== run A ==
==> flow/design.v (excerpt) <==
module LASER(
	CLK,
	RST,
	X,
	Y,
	C1X,
	C1Y,
	C2X,
	C2Y,
	DONE
);
==> flow/config.mk <==
export PLATFORM = sky130hd
export DESIGN_NAME = LASER
export DESIGN_NICKNAME = LASER
export VERILOG_FILES = /design/flow/design.v
export SDC_FILE = /design/flow/constraint.sdc
export NUM_CORES = 4
export LEC_CHECK = 0
export ABC_AREA = 1
export CAP_MARGIN = 0
export CELL_PAD_IN_SITES_DETAIL_PLACEMENT = 2
export CELL_PAD_IN_SITES_GLOBAL_PLACEMENT = 1
export CORE_ASPECT_RATIO = 0.59
export CORE_MARGIN = 3
export CORE_UTILIZATION = 40
export GPL_ROUTABILITY_DRIVEN = 0
export MAX_ROUTING_LAYER = met5
export MIN_ROUTING_LAYER = met2
export SETUP_SLACK_MARGIN = 0.64
export SLEW_MARGIN = 5
export TNS_END_PERCENT = 90
==> flow/constraint.sdc <==
create_clock -name core_clock -period 6.0 [get_ports {CLK}]
set_input_delay 1.2000 -clock core_clock [delete_from_list [all_inputs] [get_ports {CLK}]]
set_output_delay 1.2000 -clock core_clock [all_outputs]
set_load 0.01 [all_outputs]
run.sh (not shown) runs the stock make flow with config.mk's settings and CLKGATE_MAP_FILE=.
Relative to run A, the following input files were edited for run B:
Settings: GPL_ROUTABILITY_DRIVEN removed (was 0); SLEW_MARGIN changed from 5 to 20; CAP_MARGIN changed from 0 to 20; MAX_ROUTING_LAYER removed (was met5); SETUP_SLACK_MARGIN changed from 0.64 to -0.31; CELL_PAD_IN_SITES_DETAIL_PLACEMENT removed (was 2); PLACE_DENSITY_LB_ADDON newly set to 0.0; TNS_END_PERCENT removed (was 90); ABC_AREA removed (was 1); CORE_MARGIN changed from 3 to 2; CORE_UTILIZATION changed from 40 to 72; MIN_ROUTING_LAYER removed (was met2); CELL_PAD_IN_SITES_GLOBAL_PLACEMENT removed (was 1); CORE_ASPECT_RATIO removed (was 0.59); the clock period (ns, I/O delays scaled along) changed from 6.0 to 4.98.
[summary]
[flow] run B | stages: complete | final checks: fail | reason: setup timing
Diff run A -> run B | non-clock buffer instance count of the final layout | increase of 35
Summary of run B over run A: core utilization up 36 points, worst hold margin down 0.029 ns, clock group share of total power down 1.5 points.
Run B vs. run A: count of fill cells added during filler insertion now sits lower; total routed wirelength went down 38%.
Edits applied to the flow inputs when going from run B to run C:
Settings: SETUP_SLACK_MARGIN removed (was -0.31); PLACE_DENSITY_LB_ADDON removed (was 0.0); CORE_UTILIZATION changed from 72 to 40; the clock period (ns, I/O delays scaled along) changed from 4.98 to 5.79.
==> comparison <==
- Run C: flow completed, timing, DRC and antenna clean
- Summary of run C over run B: setup slack grew by 0.55 ns; combinational power shrank by 18%.
- In run C relative to run B, number of buffers created by CTS had gone up by more than 10%.
The inputs of run D differ from those of run C as listed below.
Settings: a change of CORE_UTILIZATION from 40 to 70; an added CELL_PAD_IN_SITES_GLOBAL_PLACEMENT of 2; an added TNS_END_PERCENT of 25; an added GPL_TIMING_DRIVEN of 1; an added CTS_CLUSTER_DIAMETER of 117; a change of the clock period (ns, I/O delays scaled along) from 5.79 to 10.0.
==> results <==
- Stage in which a tool error killed run D: global placement without I/O (3_1_place_gp_skip_io).
- Summary of run D over run C: floorplan die width shrank by 24%; placeable core region saw a decrease; initial core utilization rose by 30 points; die area shrank by 42%; synthesized area did not really move.

LASER again, from the RTL that the note above started with.
Settings: LEC_CHECK=0, ABC_AREA=0, CAP_MARGIN=15, CELL_PAD_IN_SITES_DETAIL_PLACEMENT=0, CELL_PAD_IN_SITES_GLOBAL_PLACEMENT=0, CORE_ASPECT_RATIO=1.0, CORE_MARGIN=2, CORE_UTILIZATION=72, CTS_CLUSTER_SIZE=42, GPL_TIMING_DRIVEN=1, PLACE_DENSITY_LB_ADDON=0.0, SETUP_SLACK_MARGIN=1.58, SLEW_MARGIN=10, TNS_END_PERCENT=65; clock period 5.3 ns.
The starting point finished but fails on setup timing.
==> next run, changes <==
- ABC_AREA: 0 -> 1
- CAP_MARGIN: 15 -> 0
- CTS_CLUSTER_DIAMETER: unset -> 233
- CTS_CLUSTER_SIZE: 42 -> unset
- PLACE_DENSITY_LB_ADDON: 0.0 -> 0.09
- SETUP_SLACK_MARGIN: 1.58 -> -0.0
- SLEW_MARGIN: 10 -> 20
- clock period: 5.3 -> 4.26 ns (I/O delays scaled with it)
After rerunning:
- The new run finished but fails on setup timing
- critical path depth increases by 2
- hold slack improves by 0.024 ns
- die size increases by 5.2%
- sequential power goes up by 24%
- via count climbs by 26%
- worst setup slack loses 1.0 ns

LASER again, from the RTL that the note above started with.
Settings: LEC_CHECK=0, ABC_AREA=0, CAP_MARGIN=20, CELL_PAD_IN_SITES_DETAIL_PLACEMENT=0, CELL_PAD_IN_SITES_GLOBAL_PLACEMENT=0, CORE_ASPECT_RATIO=1.0, CORE_MARGIN=2, CORE_UTILIZATION=71, GPL_TIMING_DRIVEN=1, MAX_ROUTING_LAYER=met4, PLACE_DENSITY_LB_ADDON=0.09, SETUP_SLACK_MARGIN=-0.0, SLEW_MARGIN=20, TNS_END_PERCENT=65; clock period 4.3 ns.
The starting point completed and failed the layout checks on setup timing.
==> next run, changes <==
- CAP_MARGIN: 20 -> 25
- CELL_PAD_IN_SITES_DETAIL_PLACEMENT: 0 -> 1
- CORE_UTILIZATION: 71 -> 70
- CTS_CLUSTER_SIZE: not set -> 59
- SETUP_SLACK_MARGIN: -0.0 -> 0.53
- clock period: 4.3 -> 5.3 ns (I/O delays scaled with it)
After rerunning: This time the run died in clock tree synthesis with DPL-0033; synthesized cell count is unchanged; die size goes up by 1.4%; synthesized area does not change.
==> next run, changes <==
- ABC_AREA: 0 -> not set
- CAP_MARGIN: 25 -> 20
- CELL_PAD_IN_SITES_DETAIL_PLACEMENT: 1 -> not set
- CELL_PAD_IN_SITES_GLOBAL_PLACEMENT: 0 -> not set
- CORE_ASPECT_RATIO: 1.0 -> not set
- CORE_UTILIZATION: 70 -> 44
- CTS_CLUSTER_SIZE: 59 -> not set
- GPL_TIMING_DRIVEN: 1 -> not set
- MAX_ROUTING_LAYER: met4 -> not set
- PLACE_DENSITY_LB_ADDON: 0.09 -> not set
- SETUP_SLACK_MARGIN: 0.53 -> not set
- TNS_END_PERCENT: 65 -> not set
- clock period: 5.3 -> 3.27 ns (I/O delays scaled with it)
What happened: Now the flow reached the layout checks and failed them: setup timing. Die area grows by 58%. Synthesized cell count stays the same. Area after synthesis is unchanged.
==> next run, changes <==
- CELL_PAD_IN_SITES_DETAIL_PLACEMENT: not set -> 2
- CELL_PAD_IN_SITES_GLOBAL_PLACEMENT: not set -> 0
- CORE_MARGIN: 2 -> 10
- CORE_UTILIZATION: 44 -> 58
- CTS_CLUSTER_SIZE: not set -> 64
- PLACE_DENSITY_LB_ADDON: not set -> 0.12
- SLEW_MARGIN: 20 -> 35
- clock period: 3.27 -> 6.73 ns (I/O delays scaled with it)
The new run ended with an error in detailed placement. Synthesized area is unchanged. Die area goes down by 9.7%. Synthesized cell count stays the same.

run 1:
Starting RTL as in the previous note.
make LEC_CHECK=0 CAP_MARGIN=0 CELL_PAD_IN_SITES_DETAIL_PLACEMENT=2 CELL_PAD_IN_SITES_GLOBAL_PLACEMENT=2 CORE_MARGIN=3 CORE_UTILIZATION=40 MAX_ROUTING_LAYER=met4 MIN_ROUTING_LAYER=met2 SETUP_SLACK_MARGIN=0.64 SLEW_MARGIN=0 finish   # period 6.0 ns
Input-level comparison between run 2 and run 1:
- MIN_ROUTING_LAYER no longer set, was met2
- CELL_PAD_IN_SITES_DETAIL_PLACEMENT no longer set, was 2
- CORE_UTILIZATION now 41, was 40
- SLEW_MARGIN now 20, was 0
- SETUP_SLACK_MARGIN no longer set, was 0.64
- CELL_PAD_IN_SITES_GLOBAL_PLACEMENT no longer set, was 2
- CAP_MARGIN now 20, was 0
- MAX_ROUTING_LAYER no longer set, was met4
- CORE_MARGIN now 2, was 3
- the clock period (ns, I/O delays scaled along) now 5.79, was 6.0
[summary]
- Run 2 against run 1: power attributed to the clock group has decreased; clock network fraction of total power has decreased; routed length per placed instance has decreased; worst hold slack has decreased; total of clock buffers placed in the layout has decreased.
Setup changes, run 2 to run 3
- a change of CORE_MARGIN from 2 to 5
- an added CORE_ASPECT_RATIO of 1.97
- an added ABC_AREA of 1
- an added PLACE_DENSITY_LB_ADDON of 0.22
- an added CTS_CLUSTER_DIAMETER of 48
- an added SETUP_SLACK_MARGIN of 0.17
- an added MIN_ROUTING_LAYER of met2
- a change of CORE_UTILIZATION from 41 to 40
- an added GPL_TIMING_DRIVEN of 0
- a change of the clock period (ns, I/O delays scaled along) from 5.79 to 6.0
- [run 3] synthesized chip area reported by yosys rose 5.3% relative to run 2
- | number of diodes added for antenna fixing | lower: run 2 |
- Sort run 3 and run 2 by required time of the worst setup path desc -> top: run 3
- Wire length of the first global-routing pass: run 3 > run 2
- Diff run 2 -> run 3 | buffers inserted during post-CTS setup optimization | increase of 2
- Total power: run 3 below run 2
- Worst setup path startpoint: cur_y[1]$_SDFFCE_PP0P_ -> run 3, cur_x[1]$_SDFFCE_PP0P_ -> run 2
- Run 2 → run 3: critical path depth saw an increase, overall die width saw a decrease, growth of design area from synthesis to finish saw an increase, total die size saw an increase.
diff inputs: run 3 => run 4
- a change of SLEW_MARGIN from 20 to 40
- a change of CORE_MARGIN from 5 to 3
- a deleted GPL_TIMING_DRIVEN that had been 0
- a change of CORE_ASPECT_RATIO from 1.97 to 0.59
- an added CELL_PAD_IN_SITES_DETAIL_PLACEMENT of 2
- an added CELL_PAD_IN_SITES_GLOBAL_PLACEMENT of 2
- a change of CAP_MARGIN from 20 to 0
- a change of SETUP_SLACK_MARGIN from 0.17 to 0.64
- a deleted CTS_CLUSTER_DIAMETER that had been 48
- a deleted PLACE_DENSITY_LB_ADDON that had been 0.22
- an added TNS_END_PERCENT of 90
- an added MAX_ROUTING_LAYER of met4
--- outcome ---
- Run comparison: run 4 highest metal layer used by the detailed router met4; run 3 highest metal layer used by the detailed router met5
- Run 4 vs run 3: share of the clock period used by the worst path after layout up in run 4
- There was hardly any difference in final standard cell area without fillers between run 4 and run 3.
- Lower met3 track demand over resource in global routing among run 4 and run 3: run 3
The following lists how run 5 was set up differently from run 4:
- CELL_PAD_IN_SITES_DETAIL_PLACEMENT no longer set, was 2
- ABC_AREA no longer set, was 1
- SETUP_SLACK_MARGIN no longer set, was 0.64
- SLEW_MARGIN now 20, was 40
- CTS_CLUSTER_DIAMETER now 343, previously not set
- MAX_ROUTING_LAYER no longer set, was met4
- TNS_END_PERCENT no longer set, was 90
- CORE_MARGIN now 2, was 3
- CORE_ASPECT_RATIO no longer set, was 0.59
- CAP_MARGIN now 20, was 0
- CORE_UTILIZATION now 68, was 40
- CELL_PAD_IN_SITES_GLOBAL_PLACEMENT no longer set, was 2
- MIN_ROUTING_LAYER no longer set, was met2
- the clock period (ns, I/O delays scaled along) now 3.62, was 6.0
--- outcome ---
Apart from run 5, each of run 5 and run 4 ends the flow with a layout that passes the timing, design-rule and antenna checks. Status run 5: flow complete, layout not clean - negative setup slack. Most utilized layer in the global route result: met2 -> run 5, met3 -> run 4. Summary — total routed wirelength, run 5 relative to run 4: lower, by 34 mm. Taking run 4 as the reference, in run 5 total power of the final layout saw an increase; worst setup margin saw a decrease; post-detailed-placement cell area saw a decrease; number of setup buffers added after CTS saw a decrease. The higher synthesized netlist cell count of run 5 and run 4 is in run 4.
Inputs modified between run 5 and run 6:
- an added SETUP_SLACK_MARGIN of 0.78
- a change of CAP_MARGIN from 20 to 15
- an added HOLD_SLACK_MARGIN of -0.08
- an added PLACE_DENSITY_LB_ADDON of 0.0
- a change of CORE_UTILIZATION from 68 to 72
- a deleted CTS_CLUSTER_DIAMETER that had been 343
- a change of the clock period (ns, I/O delays scaled along) from 3.62 to 4.98
Notes after the runs:
- Worst hold slack across run 6 and run 5: no real change.
- Number of standard cells in the final layout excluding fillers: run 6 vs run 5 down 98
- Ran to the end and failed final checks on negative setup slack: run 6.
- From run 5 to run 6 the numbers moved as follows: total design power has decreased, effective utilization at floorplan picked up an extra 4.4 points.
- Post-route cell area ends up lower on run 6.
- The total wire length after detailed routing of run 6 falls short of that of run 5 by 0.82%.

job 836:
LASER again, from the RTL that the note above started with.
make LEC_CHECK=0 ABC_AREA=0 CAP_MARGIN=25 CELL_PAD_IN_SITES_DETAIL_PLACEMENT=1 CELL_PAD_IN_SITES_GLOBAL_PLACEMENT=0 CORE_ASPECT_RATIO=1.0 CORE_MARGIN=6 CORE_UTILIZATION=70 CTS_CLUSTER_DIAMETER=161 CTS_CLUSTER_SIZE=59 GPL_ROUTABILITY_DRIVEN=0 GPL_TIMING_DRIVEN=1 HOLD_SLACK_MARGIN=0.23 MAX_ROUTING_LAYER=met4 PLACE_DENSITY_LB_ADDON=0.09 SETUP_SLACK_MARGIN=-0.25 SLEW_MARGIN=20 TNS_END_PERCENT=65 finish   # period 3.51 ns
Job 836 did not make it past detailed placement (3_5_place_dp), where a tool error ended it.
Edits applied to the flow inputs when going from job 836 to job 4560:
Settings: clearing HOLD_SLACK_MARGIN, which used to be 0.23; swapping 70 for 72 in CORE_UTILIZATION; swapping 0.09 for 0.0 in PLACE_DENSITY_LB_ADDON; swapping 161 for 374 in CTS_CLUSTER_DIAMETER; clearing CTS_CLUSTER_SIZE, which used to be 59; clearing MAX_ROUTING_LAYER, which used to be met4; swapping -0.25 for 0.76 in SETUP_SLACK_MARGIN; swapping 6 for 2 in CORE_MARGIN; swapping 25 for 0 in CAP_MARGIN; clearing GPL_ROUTABILITY_DRIVEN, which used to be 0; swapping 1 for 0 in CELL_PAD_IN_SITES_DETAIL_PLACEMENT; swapping 3.51 for 5.3 in the clock period (ns, I/O delays scaled along).
## What came out
Job 4560 finished all stages; layout check result: FAIL, due to setup timing. Reported for job 836 and job 4560, port buffer count turned out identical to the last digit. [job 4560 vs job 836] die width: lower in job 4560. Per the comparison of job 4560 with job 836, die outline height fell by about 6%; count of cell types in the netlist saw little to no change; adder-cell share of the synthesized area flat; die area went down 0.0035 sq mm; cell row count ~0 delta.
Here is what was changed in the inputs of job 3259 compared with job 4560.
Settings: SETUP_SLACK_MARGIN changed from 0.76 to 1.58; CTS_CLUSTER_DIAMETER removed (was 374); CAP_MARGIN changed from 0 to 20.
Findings:
- Completing all stages was not enough for job 4560: its layout failed the final checks because of setup timing.
- In job 3259 the implementation ran to completion but is not tape-out ready, as the final checks report setup timing.
- Re combinational cell area excluding buffers and inverters: job 4560 was lower than job 3259.
- Fraction of area in clock buffers and inverters essentially unchanged between job 3259 and job 4560.
- Job 4560 → job 3259: clock network fraction of design power neither gained nor lost much, highest achievable clock rate neither gained nor lost much.
- Part of the cycle the worst path needs essentially unchanged between job 4560 and job 3259.
Edits applied to the flow inputs when going from job 3259 to job 3169:
Settings: clearing TNS_END_PERCENT, which used to be 65; clearing CORE_ASPECT_RATIO, which used to be 1.0; clearing PLACE_DENSITY_LB_ADDON, which used to be 0.0; swapping 72 for 8 in CORE_UTILIZATION; clearing ABC_AREA, which used to be 0; clearing CELL_PAD_IN_SITES_GLOBAL_PLACEMENT, which used to be 0; clearing GPL_TIMING_DRIVEN, which used to be 1; clearing SETUP_SLACK_MARGIN, which used to be 1.58; clearing CELL_PAD_IN_SITES_DETAIL_PLACEMENT, which used to be 0; swapping 5.3 for 7.1 in the clock period (ns, I/O delays scaled along).
Notes after the runs:
Job 3169 completed every stage of the flow, and the final layout passed the timing, design-rule and antenna checks.
Summary of the comparison: cell area after layout is higher in job 3169, relative to job 3259.
In job 3169 the initial antenna violation count turned out 3 higher than in job 3259.
Job 3169 vs job 3259 — first-pass GRT wire length climbed by a few percent
The higher total power per unit cell area of job 3169 and job 3259 is in job 3259.
Job 3169 against job 3259: count of cell instances traversed by the critical path rose by about 5%, via count now smaller.
Summary of job 3169 over job 3259: clock latency at the later pin of the worst-skew pair went up; maximum number of buffers from clock root to sink level.
> inputs changed (job 3169 -> job 1419)
Settings: putting SETUP_SLACK_MARGIN at 1.43 where nothing was set; putting CTS_CLUSTER_SIZE at 42 where nothing was set; putting PLACE_DENSITY_LB_ADDON at 0.0 where nothing was set; putting HOLD_SLACK_MARGIN at -0.09 where nothing was set; swapping 8 for 72 in CORE_UTILIZATION; swapping 7.1 for 4.98 in the clock period (ns, I/O delays scaled along).
Notes after the runs:
- Every stage of job 1419 finished as expected; the final checks, on the other hand, flagged setup timing, which means the layout fails.
- Post-route setup TNS was lower in the run labelled job 1419.
- Routed wire length in job 1419 is 1.2% higher than in job 3169
- Job 3169 and job 1419 ended up with roughly the same flip-flop count.
- From job 3169 to job 1419 the numbers moved as follows: final critical-path share of the clock period shows an increase of 22 points; total instance count after detailed placement shows a reduction of 2,645; non-clock buffer count shows an increase of 60.
- Setup-violating endpoint count in the final report: job 1419 > job 3169
- Buffer count from post-CTS setup fixing sits higher in job 1419 than in job 3169.
Power and IR drop assume default switching activity.
